run 1:
## DCT_Custom_Instruction
module DCT_Custom_Instruction(clk,
                              reset,
                              dataa,
                              n,
                              clk_en,
                              start,
							                done,
                              result);
Size in the first run: about 290 flip-flops, roughly 0.12 mm² of cells after synthesis.
clock: 14.9 ns
lec_check: 0
cap_margin: 20
core_margin: 2
core_utilization: 72
max_routing_layer: met4
place_density_lb_addon: 0.01
setup_slack_margin: 3.08
slew_margin: 20
tns_end_percent: 40
run.sh (not shown) runs the stock make flow with config.mk's settings and CLKGATE_MAP_FILE=.
For run 2, these inputs were changed with respect to run 1:
Settings: a change of CORE_UTILIZATION from 72 to 40; a deleted MAX_ROUTING_LAYER that had been met4; a deleted SETUP_SLACK_MARGIN that had been 3.08; a deleted PLACE_DENSITY_LB_ADDON that had been 0.01; a deleted TNS_END_PERCENT that had been 40; a change of the clock period (ns, I/O delays scaled along) from 14.9 to 15.7.
### Flow results
For flip-flop count, run 1 and run 2 come out practically identical. Taking run 1 as the reference, in run 2 number of inverters outside the clock class in the layout stayed essentially flat; design area went down.
> inputs changed (run 2 -> run 3)
Settings: swapping 20 for 25 in SLEW_MARGIN; swapping 40 for 57 in CORE_UTILIZATION; putting SETUP_SLACK_MARGIN at -1.12 where nothing was set; swapping 15.7 for 11.6 in the clock period (ns, I/O delays scaled along).
Run 3 against run 2; clock-buffer cell count is down by more than 10%.
Compared with run 2, run 3 shows final cell area excluding filler cells higher by about 15%.
Run 2 was carried through to the last stage, and its layout satisfied the timing, design-rule and antenna checks.
Finished, but not clean: run 3, with setup timing.
Cmp run 2 and run 3 / critical path depth / lower: run 2
Setup slack sits lower in run 3 than in run 2.
#### Input delta (run 4 over run 3)
Settings: setting CTS_CLUSTER_DIAMETER to 384 for the first time; changing SLEW_MARGIN from 25 to 0; changing CORE_UTILIZATION from 57 to 67; removing SETUP_SLACK_MARGIN (formerly -1.12); setting ABC_AREA to 1 for the first time; setting CTS_CLUSTER_SIZE to 98 for the first time; setting TNS_END_PERCENT to 5 for the first time; changing the clock period (ns, I/O delays scaled along) from 11.6 to 16.0.
[summary]
For run 4, the flow was terminated by a tool error in global routing (5_1_grt) and produced no final design. Standard cell core area shrinks by more than 10% when moving from run 3 to run 4. Run 4 has die footprint below what run 3 had. On post-place setup slack, run 3 loses to run 4. Run 4 vs run 3: distinct cell type count of the synthesized netlist down by more than 10%. From run 3 to run 4 the numbers moved as follows: netlist area before placement higher, vertical die size down 5.7%, gate count of the mapped netlist went up by about 19%, area fraction in mux cells went down by 2.1 points, post-CTS repair timing setup buffer count went down by 22. Delta(xor and xnor area share after synthesis, run 4 - run 3) < 0. Min quantity of gates resized following cts across run 3 and run 4: run 4.


## run A
DCT_Custom_Instruction again, from the RTL that the note above started with.
## DCT_Custom_Instruction
module DCT_Custom_Instruction(clk,
                              reset,
                              dataa,
                              n,
                              clk_en,
                              start,
							                done,
                              result);
parameter c1 = 1420;
parameter c2 = 1338;
parameter c3 = 1204;
parameter c5 = 805;
parameter c6 = 554;
parameter c7 = 283;
parameter s1 = 3;
parameter s2 = 10;
parameter s3 = 13;   
  input clk;
  input reset;
  input signed [31:0] dataa;  
  input [4:0] n;
  input clk_en;
  input start;
  output done;
  output signed [31:0] result;
  wire [3:0] address;
  wire write;
  wire read;
  reg done_delay;
  assign write = (n<8);
  assign read = (n>7);
 assign address = (n == 1) ? 4'b0001 :
                   (n == 2) ? 4'b0010 :
                   (n == 3) ? 4'b0011 :
                   (n == 4) ? 4'b0100 :
                   (n == 5) ? 4'b0101 :
                   (n == 6) ? 4'b0110 :
                   (n == 7) ? 4'b0111 :
                   (n == 8) ? 4'b0000 :
  ...
clock: 16.0 ns
lec_check: 0
cap_margin: 0
core_margin: 2
core_utilization: 40
cts_cluster_size: 10
setup_slack_margin: -0.96
slew_margin: 20
tns_end_percent: 15
The flow did not stop early for run A: all stages ran, and the layout cleared the timing, design-rule and antenna checks.
#### Input delta (run B over run A)
- clearing TNS_END_PERCENT, which used to be 15
- swapping -0.96 for 2.78 in SETUP_SLACK_MARGIN
- swapping 0 for 20 in CAP_MARGIN
- swapping 40 for 57 in CORE_UTILIZATION
- clearing CTS_CLUSTER_SIZE, which used to be 10
- swapping 16.0 for 11.1 in the clock period (ns, I/O delays scaled along)
==> results <==
- Run B finished every stage; the final checks, however, were not passed, the failures being negative setup slack.
- [compare] base=run A new=run B: combinational share of cell area down 10 points.
- Run B: worst hold path stage count lower than run A
- The setup slack reported for run B is smaller than that of run A by 3.29 ns.
- Clock period minus final worst setup slack came out lower on run B than on run A.
- The fraction of standard cell area that is sequential in run B sits 0.90 points below the value recorded for run A.
- Comparing run A with run B, the clock network contribution to total cell area came out essentially unchanged.
Modified inputs, run C compared to run B
- CTS_CLUSTER_DIAMETER: unset -> 215
- CORE_UTILIZATION: 57 -> 63
- SLEW_MARGIN: 20 -> 25
- SETUP_SLACK_MARGIN: 2.78 -> -1.12
- the clock period (ns, I/O delays scaled along): 11.1 -> 16.1
--- outcome ---
- Run C has completed all stages; timing, DRC and antenna checks passed.
- | met2 wire length | run C vs run B | 12% lower |
- Run C ends up with lower share of the core filled with cells than run B does.
- In the tables for run B and run C, wire length reads higher with run B.
What run D does differently from run C at the input level:
- clearing CTS_CLUSTER_DIAMETER, which used to be 215
- swapping 25 for 20 in SLEW_MARGIN
- swapping 63 for 31 in CORE_UTILIZATION
- clearing SETUP_SLACK_MARGIN, which used to be -1.12
- swapping 16.1 for 22.2 in the clock period (ns, I/O delays scaled along)
--- outcome ---
- Hold slack across run C and run D: no real change.
- Run D against run C; first-pass GRT wire length is up by a few percent.
- Critical path depth in run D is 7.4% below run C.
- Looking at cell with the largest stage delay on the worst path, the sky130_fd_sc_hd__xnor2_1 result is from run D; the sky130_fd_sc_hd__o31ai_1 one comes from run C.
- Run D does worse than run C on design area.
- Relative to run C, run D degrades maximum frequency.
What run E does differently from run D at the input level:
- CORE_UTILIZATION now 59, was 31
- the clock period (ns, I/O delays scaled along) now 15.7, was 22.2
Notes after the runs:
- Re clock buffer count: run D and run E aren't equal, and the lower value belongs to run E.
- Relative to run D, the pin count of the biggest net entering global routing of run E is lower by 18%.
- Run D was routed with fewer vias than run E.
